==> flow/design.v (excerpt) <==
module UART_FIFO(
    input clk,
    input reset,
    input [7:0] data_in,
    input data_valid,
    output [7:0] data_out
    );
clock: 3.43 ns
lec_check: 0
abc_area: 1
cap_margin: 20
core_margin: 2
core_utilization: 72
cts_cluster_size: 94
hold_slack_margin: 0.29
place_density_lb_addon: 0.2
setup_slack_margin: -0.24
slew_margin: 20
run.sh (not shown) runs the stock make flow with config.mk's settings and CLKGATE_MAP_FILE=.
The starting point produced a clean layout.
==> next run, changes <==
CTS_CLUSTER_SIZE = 79   (was 94)
HOLD_SLACK_MARGIN = not set   (was 0.29)
PLACE_DENSITY_LB_ADDON = 0.19   (was 0.2)
SETUP_SLACK_MARGIN = 1.01   (was -0.24)
=> The changed run completed without violations; via count drops by about 0.8%; maximum frequency climbs by 7.5%; routed wire length drops by about 1.7%; first-iteration DRC count climbs by about 26%; clock-buffer cell count climbs by 5; die area does not change; sequential power drops by about 0.7%; cell area climbs by about 1.4%; total power climbs by about 3.7%; sequential share of layout area drops by 0.61 points; core utilization climbs by 1.1 points.

========
exp/willow:
UART_FIFO again, from the RTL that the note above started with.
clock: 9.6 ns
lec_check: 0
abc_area: 1
cap_margin: 20
core_aspect_ratio: 0.89
core_margin: 2
core_utilization: 72
cts_cluster_diameter: 95
cts_cluster_size: 15
gpl_routability_driven: 0
gpl_timing_driven: 1
place_density_lb_addon: 0.05
setup_slack_margin: 0.64
slew_margin: 20
## Diff of input files: exp/umber against exp/willow
Settings: a deleted CTS_CLUSTER_SIZE that had been 15; a deleted GPL_TIMING_DRIVEN that had been 1; a deleted CORE_ASPECT_RATIO that had been 0.89; a deleted CTS_CLUSTER_DIAMETER that had been 95; a change of SETUP_SLACK_MARGIN from 0.64 to -0.24; a deleted GPL_ROUTABILITY_DRIVEN that had been 0; a deleted PLACE_DENSITY_LB_ADDON that had been 0.05; a change of the clock period (ns, I/O delays scaled along) from 9.6 to 3.43.
[summary]
Synthesis-to-layout area growth, exp/umber and exp/willow: smaller value in exp/willow. Worst vdd rail ir drop came out higher on exp/umber than on exp/willow. Compared exp/umber against exp/willow; floorplan net count within noise. Looking at global router's overall resource usage across exp/umber and exp/willow, the one that comes out lower is exp/willow. Changes observed in exp/umber relative to exp/willow: finished layout cell area shows an increase of 760 µm²; first-pass GRT wire length has increased; utilization after layout +3.5 points; power rose by 8800 µW. exp/umber against exp/willow: number of standard-cell rows in the floorplan saw an increase, setup slack of the critical path after layout saw a decrease.
The inputs of exp/nickel differ from those of exp/umber as listed below.
Settings: SETUP_SLACK_MARGIN: -0.24 -> 1.01; CTS_CLUSTER_SIZE: unset -> 72; PLACE_DENSITY_LB_ADDON: unset -> 0.19.
## What came out
- Against exp/umber, the final cell area of exp/nickel is higher.
- Of the two values seen for last element of the critical path, m4.F4.rd_data[1]$_DFFE_PP0P_ was produced by exp/nickel and m4.F4.mem[2][3]$_DFFE_PP0P_ by exp/umber.
- In summary, exp/nickel completed successfully, with a layout that passed the timing, design-rule and antenna checks.
- Total power of exp/nickel is higher than that of exp/umber.
- Multi-input gate share of total cell area: exp/nickel vs exp/umber — no meaningful difference
- From exp/umber to exp/nickel the numbers moved as follows: via count about even, core utilization now sits higher, actual transition at the worst max-transition pin down 0.055 ns.
- | final wirelength | exp/umber vs exp/nickel | ≈ equal |
- Setup WNS exp/umber -> exp/nickel: better

========
job 3588:
Starting RTL as in the previous note.
clock: 3.5 ns
lec_check: 0
abc_area: 1
cap_margin: 20
core_aspect_ratio: 1.45
core_margin: 2
core_utilization: 72
cts_cluster_size: 16
setup_slack_margin: 1.02
slew_margin: 20
Relative to job 3588, the following input files were edited for job 8710:
Settings: CTS_CLUSTER_SIZE: 16 -> unset; SETUP_SLACK_MARGIN: 1.02 -> unset; ABC_AREA: 1 -> unset; CORE_ASPECT_RATIO: 1.45 -> unset; CORE_UTILIZATION: 72 -> 40; the clock period (ns, I/O delays scaled along): 3.5 -> 6.18.
## What came out
- NOTE netlist area before placement job 3588->job 8710 decreased by a few percent
- Of job 3588 and job 8710, job 3588 shows the lower hold slack, with job 8710 above it.
- Job 8710: PASS, flow complete, no timing, DRC or antenna violations
- Compared to job 3588, job 8710 has required time of the critical path 2.66 ns higher.
- Note that the standard-cell row count recorded for job 8710 amounts to 1.08 times the value seen in job 3588.
- Going from job 3588 to job 8710, total power shrinks by about 40%.
#### Input delta (job 8500 over job 8710)
Settings: CORE_UTILIZATION changed from 40 to 16.
==> comparison <==
Going from job 8710 to job 8500, cell area after placement grew by a few percent.
A slowest cell on the critical path of sky130_fd_sc_hd__clkinvlp_4 is what job 8710 shows, while sky130_fd_sc_hd__ha_1 belongs to job 8500.
Compared with job 8710, total net switching power in job 8500 increased slightly.
Job 8500 vs. job 8710: fmax increased 41 MHz; clock-buffer cell count decreased 17; initial antenna violation count essentially unchanged.
When the final numbers for job 8710 and job 8500 were put side by side, the number of placement rows turned out to be greater in job 8500.
Compared with job 8710, job 8500 ends up with more cell area.
Re fraction of power consumed by the clock network: job 8710 was higher than job 8500.
Non-clock buffer count (job 8500 / job 8710): 1.06
Row global routing usage summed across all routing layers: job 8500 lower / job 8710 higher
A kind of critical path of input port to register is what job 8710 shows, while register to register belongs to job 8500.
On remaining global-route overflow, job 8710 and job 8500 are neck and neck.
Setup changes, job 8500 to job 9305
Settings: setting CTS_CLUSTER_SIZE to 72 for the first time; setting SETUP_SLACK_MARGIN to -0.11 for the first time; changing CORE_UTILIZATION from 16 to 72; setting ABC_AREA to 1 for the first time; changing the clock period (ns, I/O delays scaled along) from 6.18 to 3.43.
### Flow results
- Compared to job 8500, job 9305 has signed area change from the synthesized netlist to the final layout 8.1 points lower.
- Delta(count of unique library cells instantiated by Yosys, job 9305 - job 8500) < 0
- From job 8500 to job 9305 the numbers moved as follows: worst-case vdd ir drop +about 140%; global routing usage on met1 went up 39 points; cell depth of the worst flop-to-flop path picked up an extra 3; cell depth of the worst setup path now larger; summed instance area of the synthesized netlist climbed about 6%.
- Re area share of fa/ha/maj cells after synthesis: job 9305 is 0.19 points down on job 8500.
- The die used by job 9305 is smaller than the one used by job 8500.
- Job 9305 vs. job 8500: sum of net half-perimeters after detailed placement rose about 32%, fraction of the mapped netlist area in simple logic gates rose 27 points.

========
== lagoon ==
Starting RTL as in the previous note.
export LEC_CHECK = 0
export CAP_MARGIN = 20
export CORE_MARGIN = 2
export CORE_UTILIZATION = 66
export CTS_CLUSTER_DIAMETER = 30
export MAX_ROUTING_LAYER = met4
export SETUP_SLACK_MARGIN = 2.26
export SLEW_MARGIN = 20
create_clock -name core_clock -period 15.5 [get_ports {clk}]
> inputs changed (lagoon -> juniper)
- SETUP_SLACK_MARGIN: 2.26 -> unset
- CTS_CLUSTER_DIAMETER: 30 -> unset
- CORE_UTILIZATION: 66 -> 40
- CTS_CLUSTER_SIZE: unset -> 88
- the clock period (ns, I/O delays scaled along): 15.5 -> 20.0
--- outcome ---
The final layout from juniper, which completed every stage, passed the timing, design-rule and antenna checks at the end of the flow.
Leakage dissipation improves in juniper relative to lagoon.
When juniper is measured against lagoon, its count of vias placed by the detailed router turns out 476 lower.
From lagoon to juniper the numbers moved as follows: fraction of power consumed by the clock network moved down; routed wire length moved down; post-route total power moved down; combinational power share moved up.
juniper vs. lagoon: placed standard-cell area went up 250 um2, number of logic stages on the critical path including buffering increased by 1 relative to the old numbers.
The inputs of cedar differ from those of juniper as listed below.
- MAX_ROUTING_LAYER no longer set, was met4
- CORE_UTILIZATION now 69, was 40
- CTS_CLUSTER_SIZE now 98, was 88
- the clock period (ns, I/O delays scaled along) now 18.5, was 20.0
[summary]
cedar has completed all stages; timing, DRC and antenna checks passed. Diff juniper -> cedar: combinational group share of total power +0.7 points, cell area after layout decreased by 2.2% relative to the old numbers. Logic depth of the worst setup path including buffers: higher on juniper. From juniper to cedar the numbers moved as follows: sequential group share of total power moved up, final wirelength shows a reduction of about 5%, post-synthesis instance area shows no meaningful change, total length of routed met3 wires up 5.2%. Die area | cedar < juniper. Per-cell routed wire length went up by a little under 10% going from juniper to cedar. In the final design statistics, cedar uses fewer standard cells in total than juniper. In the reports for juniper and cedar, the smaller post-route clock period utilization belongs to cedar.
What garnet does differently from cedar at the input level:
- setting CTS_CLUSTER_DIAMETER to 25 for the first time
- setting SETUP_SLACK_MARGIN to 1.02 for the first time
- setting PLACE_DENSITY to 0.35 for the first time
- removing CTS_CLUSTER_SIZE (formerly 98)
- changing CORE_UTILIZATION from 69 to 72
- changing the clock period (ns, I/O delays scaled along) from 18.5 to 3.43
Notes after the runs:
When the final numbers for garnet and cedar were put side by side, the fraction of area in clock buffers and inverters turned out to be smaller in cedar.
Of garnet and cedar, cedar shows the lower non-clock buffer contribution to total cell area, with garnet above it.
garnet was carried through to the last stage, and its layout satisfied the timing, design-rule and antenna checks.
Run comparison: cedar uppermost metal layer occupied by signal nets met4; garnet uppermost metal layer occupied by signal nets met5
Global placement routability congestion, garnet and cedar, lower one = cedar.
Per-cell routed wire length for garnet: 31% up relative to cedar
cedar → garnet: gate count after technology mapping held steady; final cell count grew by 138.
On total iterations of the first detailed-routing run: garnet sits above cedar.
Summary of garnet over cedar: worst setup slack now smaller, sequential power +about 460%, power spent charging and discharging nets now larger, final design instance area without fill shows an increase of 0.0031 mm2.

========
== build 62 ==
Starting RTL as in the previous note.
clock: 3.43 ns
lec_check: 0
cap_margin: 20
core_margin: 2
core_utilization: 72
setup_slack_margin: 0.92
slew_margin: 20
Relative to build 62, the following input files were edited for build 8:
Settings: HOLD_SLACK_MARGIN now 0.29, previously not set; CTS_CLUSTER_SIZE now 86, previously not set; PLACE_DENSITY_LB_ADDON now 0.2, previously not set; ABC_AREA now 1, previously not set; SETUP_SLACK_MARGIN now -0.24, was 0.92.
Notes after the runs:
Across build 8 and build 62, none had a timing, DRC or antenna violation. Build 8 ended with less internal power summed over all cells than build 62. The number of well taps of build 8 exceeds that of build 62 by 3.3%. input port to asynchronous set/reset pin as the class of the tightest hold or removal check was reported by build 62, and flip-flop to flip-flop by build 8. Die boundary width ended up 3.0% higher on build 8 than on build 62.
[inputs] build 2 vs build 8
Settings: CORE_ASPECT_RATIO now 0.93, previously not set; SETUP_SLACK_MARGIN now 1.02, was -0.24; CTS_CLUSTER_DIAMETER now 29, previously not set; ABC_AREA no longer set, was 1; CTS_CLUSTER_SIZE now 10, was 86.
| overall die width | build 2 vs build 8 | about 0.55% higher |. Build 2: no failed stages, no open violations at the end. The combinational share of cell area of build 2 falls short of that of build 8 by 2.6 points. When build 2 is measured against build 8, its critical path depth turns out 2 lower. Build 2 vs. build 8: area after synthesis went down by about 6%. Combinational gate area: build 2 < build 8. Build 2 vs build 8: fraction of the cycle the final worst path needs up in build 2. On clock latency on the worst-skew pair: between build 8 and build 2, it ends up higher for build 2. Diff build 8 -> build 2: sequential share of cell area now smaller; power after layout now larger. Comparing build 8 and build 2, the lower utilization was measured on build 8.
The inputs of build 16 differ from those of build 2 as listed below.
Settings: a change of PLACE_DENSITY_LB_ADDON from 0.2 to 0.19; a deleted CTS_CLUSTER_DIAMETER that had been 29; a change of CTS_CLUSTER_SIZE from 10 to 80; a change of SETUP_SLACK_MARGIN from 1.02 to 1.01; a deleted HOLD_SLACK_MARGIN that had been 0.29; an added ABC_AREA of 1; a deleted CORE_ASPECT_RATIO that had been 0.93.
## What came out
Synthesized cell count in build 16 is 63% higher than in build 2
From build 2 to build 16 the numbers moved as follows: amount of wire on met2 after detailed routing fell 10%, worst setup slack rose 0.43 ns, portion of netlist area occupied by mux cells fell 18 points.
Total global-route track usage ended up 0.66 points lower on build 16 than on build 2.
Number of cells on the critical path: build 16 vs build 2 up 3
The cell at the slowest stage of the critical path comes out sky130_fd_sc_hd__dfrtp_1 in one run and sky130_fd_sc_hd__a222oi_1 in the other, namely in build 16 and build 2 respectively.
Build 16 vs build 2, proportion of final cell area spent on non-clock buffers went down by 2.6 points.
For build 98, these inputs were changed with respect to build 16:
Settings: an added CTS_CLUSTER_DIAMETER of 393; a deleted CTS_CLUSTER_SIZE that had been 80; a change of PLACE_DENSITY_LB_ADDON from 0.19 to 0.0; an added TNS_END_PERCENT of 5; a change of SETUP_SLACK_MARGIN from 1.01 to 1.02; a deleted ABC_AREA that had been 1.
--- outcome ---
Build 98: PASS, flow complete, no timing, DRC or antenna violations. Relative to build 16, the routed wire length of build 98 is lower by about 18%. Looking only at placement-stage worst setup slack, and setting everything else aside, the higher value of build 16 and build 98 goes to build 16. Build 16 reports its kind of path behind the tightest hold check as flip-flop to flip-flop while build 98 reports input port to asynchronous set/reset pin. Buffers inserted during post-CTS setup optimization: build 98 vs build 16 down 2. Delta (build 98 minus build 16): share of power burned in combinational logic increased 4.7 points; setup violation total in the final timing report saw little to no change; final hold slack lower; post-synthesis area per instance picked up an extra 54%. For the total chip power, build 98 came in 4.3% higher than build 16 did.

========
## oak
Starting RTL as in the previous note.
clock: 4.32 ns
lec_check: 0
cap_margin: 20
cell_pad_in_sites_detail_placement: 0
cell_pad_in_sites_global_placement: 3
core_aspect_ratio: 1.83
core_margin: 4
core_utilization: 54
cts_cluster_size: 98
gpl_routability_driven: 1
max_routing_layer: met4
place_density_lb_addon: 0.2
setup_slack_margin: 0.06
slew_margin: 0
Input changes introduced in pine (baseline for comparison: oak):
Settings: a deleted CORE_ASPECT_RATIO that had been 1.83; a deleted PLACE_DENSITY_LB_ADDON that had been 0.2; a deleted SETUP_SLACK_MARGIN that had been 0.06; an added ABC_AREA of 1; a deleted GPL_ROUTABILITY_DRIVEN that had been 1; a deleted CTS_CLUSTER_SIZE that had been 98; a change of CORE_MARGIN from 4 to 2; a change of SLEW_MARGIN from 0 to 20; a deleted CELL_PAD_IN_SITES_DETAIL_PLACEMENT that had been 0; a change of CORE_UTILIZATION from 54 to 72; a deleted CELL_PAD_IN_SITES_GLOBAL_PLACEMENT that had been 3; a deleted MAX_ROUTING_LAYER that had been met4; a change of the clock period (ns, I/O delays scaled along) from 4.32 to 3.5.
--- outcome ---
pine falls short of oak in power dissipated by switching net loads. Diff oak -> pine: part of the total power dissipated in the clock network climbed 2.6 points, met2 layer usage reported by global route climbed 15 points, initial core utilization climbed 18 points, footprint of the multi-input gates climbed 440 sq um. Area growth from synthesis to layout is higher on oak. On pine: design area is 980 sq um higher than what oak gave. pine -> oak: remaining routing DRC violations flat. Changes observed in pine relative to oak: detailed placer's ending HPWL went up, power share of the combinational group went down. m4.F2.rd_ptr[2]$_DFFE_PP0P_ as the first element of the critical path was reported by pine, and m2.F2.rd_ptr[0]$_DFFE_PP0P_ by oak.
## Diff of input files: birch against pine
Settings: removing ABC_AREA (formerly 1); setting SETUP_SLACK_MARGIN to 1.01 for the first time; changing the clock period (ns, I/O delays scaled along) from 3.5 to 3.43.
Findings:
birch reached the end of the flow, and the finished layout is clean on the timing, design-rule and antenna checks.
Aoi/oai-family share of the synthesized area (birch over pine): increase, 7.6 points
When birch is set beside pine, its horizontal die dimension turns out to be 3.0% smaller.
birch: synthesized cell count is 959 lower than what pine reported.
birch against pine; chip area is down by a few percent.
Across both runs, total nets after synthesis was lower for birch than for pine.
Beginning of the critical path: m4.F2.rd_ptr[0]$_DFFE_PP0P_ -> birch, m4.F2.rd_ptr[2]$_DFFE_PP0P_ -> pine
Taking pine as the reference, in birch synthesized area per cell went up by about 54%; reported combinational group power went up by about 37%.
Setup changes, birch to maple
Settings: putting PLACE_DENSITY_LB_ADDON at 0.09 where nothing was set; putting CTS_CLUSTER_DIAMETER at 91 where nothing was set; swapping 72 for 71 in CORE_UTILIZATION; swapping 1.01 for 1.02 in SETUP_SLACK_MARGIN.
- NOTE: routed wire length in maple exceeds that of birch
- Looking at met3 track utilization from global routing, maple sits above birch.
- [compare] base=birch new=maple: maximum frequency shrank by about 4%, register-to-register slack went down 0.10 ns.
Power and IR drop assume default switching activity.
